==> flow/design.v (excerpt) <==
module SuperBallPickupMasterRotaryChampionDeluxe5(
	input LeftA,
	input LeftB,
	input RightA,
	input RightB,
	input LeftA2,
	input LeftB2,
	input RightA2,
	input RightB2,
	input wire clk,			 
	input wire reset,			 
	output wire [6:0] seg,	 
	output wire [3:0] an,	 
	output wire dp,			 
	output wire [2:0] red,	 
	output wire [2:0] green, 
	output wire [1:0] blue,	 
	output wire hsync,		 
	output wire vsync,			 
	output resetOut
	);
For scale: ~420 flip-flops, ~33 I/O pins, ~31000 µm² of cells after synthesis.
make LEC_CHECK=0 ABC_AREA=1 CAP_MARGIN=0 CORE_MARGIN=2 CORE_UTILIZATION=69 SLEW_MARGIN=20 finish   # period 11.3 ns
run.sh (not shown) runs the stock make flow with config.mk's settings and CLKGATE_MAP_FILE=.
Then changed:
Settings changed: CAP_MARGIN 0 to 20, CORE_UTILIZATION 69 to 70, SETUP_SLACK_MARGIN set to 1.46.
Clock period 11.3 ns to 5.67 ns, I/O delays scaled along.
=> Clock-buffer cell count came out lower by 8. Via count rises by 1.2%. Wire length grows by about 1.5%. Setup slack got worse by 3.7 ns. Die area shrinks by 1.4%. Area after synthesis is unchanged. Total power is higher by 99%. Cell count is higher by about 0.9%. Combinational power came out higher by about 100%. Worst hold slack is worse by 0.0037 ns.
Then changed:
Settings changed: ABC_AREA 1 to not set, CORE_UTILIZATION 70 to 56, SETUP_SLACK_MARGIN 1.46 to 2.49.
Clock period 5.67 ns to 8.69 ns, I/O delays scaled along.
What happened: The changed run went through all stages and came out clean. Wire length drops by 7.9%. Die area climbs by 15%. Count of clock-buffer cells in the layout climbs by 5. Power drops by 34%.
Then changed:
Settings changed: CORE_UTILIZATION 56 to 63, SETUP_SLACK_MARGIN 2.49 to not set.
Clock period 8.69 ns to 11.9 ns, I/O delays scaled along.
=> Final area falls by 4.5%; cell count falls by 3.9%; flip-flop count stays the same; via count fell by 0.98%; count of clock-buffer cells in the layout is unchanged.

* * *

Starting RTL as in the previous note.
==> flow/config.mk <==
export PLATFORM = sky130hd
export DESIGN_NAME = SuperBallPickupMasterRotaryChampionDeluxe5
export DESIGN_NICKNAME = SuperBallPickupMasterRotaryChampionDeluxe5
export VERILOG_FILES = /design/flow/design.v
export SDC_FILE = /design/flow/constraint.sdc
export NUM_CORES = 4
export LEC_CHECK = 0
export CAP_MARGIN = 20
export CORE_MARGIN = 2
export CORE_UTILIZATION = 71
export CTS_CLUSTER_DIAMETER = 60
export CTS_CLUSTER_SIZE = 25
export PLACE_DENSITY = 0.65
export SETUP_SLACK_MARGIN = -0.4
export SLEW_MARGIN = 20
==> flow/constraint.sdc <==
create_clock -name core_clock -period 8.69 [get_ports {clk}]
set_input_delay 1.7380 -clock core_clock [delete_from_list [all_inputs] [get_ports {clk}]]
set_output_delay 1.7380 -clock core_clock [all_outputs]
set_load 0.01 [all_outputs]
The starting point passed the timing, design-rule and antenna checks.
Then changed:
- CORE_UTILIZATION: 71 -> 66
- CTS_CLUSTER_DIAMETER: 60 -> default
- CTS_CLUSTER_SIZE: 25 -> default
- PLACE_DENSITY: 0.65 -> default
- SETUP_SLACK_MARGIN: -0.4 -> 3.77
- clock period: 8.69 -> 13.6 ns (I/O delays scaled with it)
Outcome: Sequential share of layout area went down by 0.15 points; via count decreases slightly; clock skew climbs by 0.0047 ns; synthesized cell count does not change; worst setup slack improves by 3.8 ns; routed wire length stays flat; cell count grows by a few percent; synthesized area is unchanged; global-route usage drops by 2.2 points.
Then changed:
- CORE_UTILIZATION: 66 -> 40
- SETUP_SLACK_MARGIN: 3.77 -> 0.77
- clock period: 13.6 -> 10.1 ns (I/O delays scaled with it)
Result: Via count drops by 3.3%; sequential cell count stays the same; sequential share of layout area drops by 0.84 points; utilization drops by 27 points; area after synthesis does not change; cell count climbs by 10%; total power climbs by 41%; sequential power climbs by 35%.
Then changed:
- ABC_AREA: default -> 1
- CORE_UTILIZATION: 40 -> 58
- SETUP_SLACK_MARGIN: 0.77 -> default
- clock period: 10.1 -> 6.52 ns (I/O delays scaled with it)
Effect:
- global-route usage went up by 8.1 points
- area after synthesis went up by a little under a tenth
- sequential power went up by well over a third
- power went up by well over a third
- core utilization went up by 19 points
- worst setup slack got worse by 1.7 ns
- cell count went up by about a fifth
- non-clock buffer count went down by 6
- hold slack improved by 0.011 ns
- clock power went up by well over a third
Then changed:
- ABC_AREA: 1 -> default
- CORE_UTILIZATION: 58 -> 35
- clock period: 6.52 -> 10.1 ns (I/O delays scaled with it)
Effect: The changed run finished clean; area after synthesis goes down by a little under a tenth; register-to-register slack improved by 2.7 ns; setup slack improved by 1.8 ns; flip-flop count stays the same; via count goes down by about a fifth; total power goes down by a quarter to a third.

* * *

Starting RTL as in the previous note.
make LEC_CHECK=0 ABC_AREA=1 CAP_MARGIN=20 CELL_PAD_IN_SITES_GLOBAL_PLACEMENT=1 CORE_ASPECT_RATIO=0.72 CORE_MARGIN=7 CORE_UTILIZATION=50 CTS_CLUSTER_DIAMETER=226 CTS_CLUSTER_SIZE=11 GPL_TIMING_DRIVEN=0 MAX_ROUTING_LAYER=met4 MIN_ROUTING_LAYER=met2 SLEW_MARGIN=25 TNS_END_PERCENT=50 finish   # period 8.32 ns
The baseline passed the timing, design-rule and antenna checks.
Change:
Settings changed: CORE_ASPECT_RATIO 0.72 to 0.69, CORE_UTILIZATION 50 to 40, CTS_CLUSTER_DIAMETER 226 to default, CTS_CLUSTER_SIZE 11 to default, GPL_TIMING_DRIVEN 0 to default, MIN_ROUTING_LAYER met2 to default, SLEW_MARGIN 25 to 20, TNS_END_PERCENT 50 to default.
Clock period 8.32 ns to 20.0 ns, I/O delays scaled along.
What happened: The changed run passed the timing, design-rule and antenna checks. Count of clock-buffer cells in the layout drops by 8. Wire length drops by 1.9%. First-iteration DRC count drops by about 70%. Setup slack improves by 9.7 ns. Utilization drops by 11 points. Design area climbs by about 0.9%. Worst hold slack stays flat. Synthesized cell count does not change.
Change:
Settings changed: CELL_PAD_IN_SITES_GLOBAL_PLACEMENT 1 to default, CORE_ASPECT_RATIO 0.69 to default, CORE_MARGIN 7 to 2, CORE_UTILIZATION 40 to 70, SETUP_SLACK_MARGIN from default to 1.69.
Clock period 20.0 ns to 6.52 ns, I/O delays scaled along.
What happened:
- routed wire length fell by 11%
- worst setup slack degrades by 9.5 ns
- clock-buffer cell count decreases by 6
- combinational power came out higher to 3.0 times its value
- final cell count drops by 7.7%
- worst hold slack hardly moves
- sequential share of layout area barely changes
- power increases to 3.0 times its value
- cell area stays flat
Change:
Settings changed: CORE_UTILIZATION 70 to 72, PLACE_DENSITY_LB_ADDON from default to 0.01, SETUP_SLACK_MARGIN 1.69 to 1.47.
Clock period 6.52 ns to 5.63 ns, I/O delays scaled along.
Result: Clock power climbs by 9.9%; clock-buffer cell count went up by 4; non-clock buffer count grows by 3; sequential power grows by 16%; cell area hardly moves; power goes up by 14%; via count grows by 2.0%; synthesized cell count is unchanged; sequential share of layout area hardly moves.
Change:
Settings changed: MAX_ROUTING_LAYER met4 to default.
Result: Core utilization is higher by 0.44 points. Clock skew went up by 0.0045 ns. Worst setup slack degrades by 0.10 ns. Die size stays the same. Routed wire length is lower slightly. Count of clock-buffer cells in the layout shrinks by 6. Sequential power stays flat. Critical path depth stays the same.
Change:
Settings changed: CTS_CLUSTER_DIAMETER from default to 376, CTS_CLUSTER_SIZE from default to 10, PLACE_DENSITY from default to 0.36, PLACE_DENSITY_LB_ADDON 0.01 to default, SETUP_SLACK_MARGIN 1.47 to 1.66.
What happened:
- The new run produced a clean layout
- core utilization is lower by 1.3 points
- global-route usage came out higher by 0.19 points
- flip-flop count does not change
- wire length stays flat
Power and IR drop assume default switching activity.
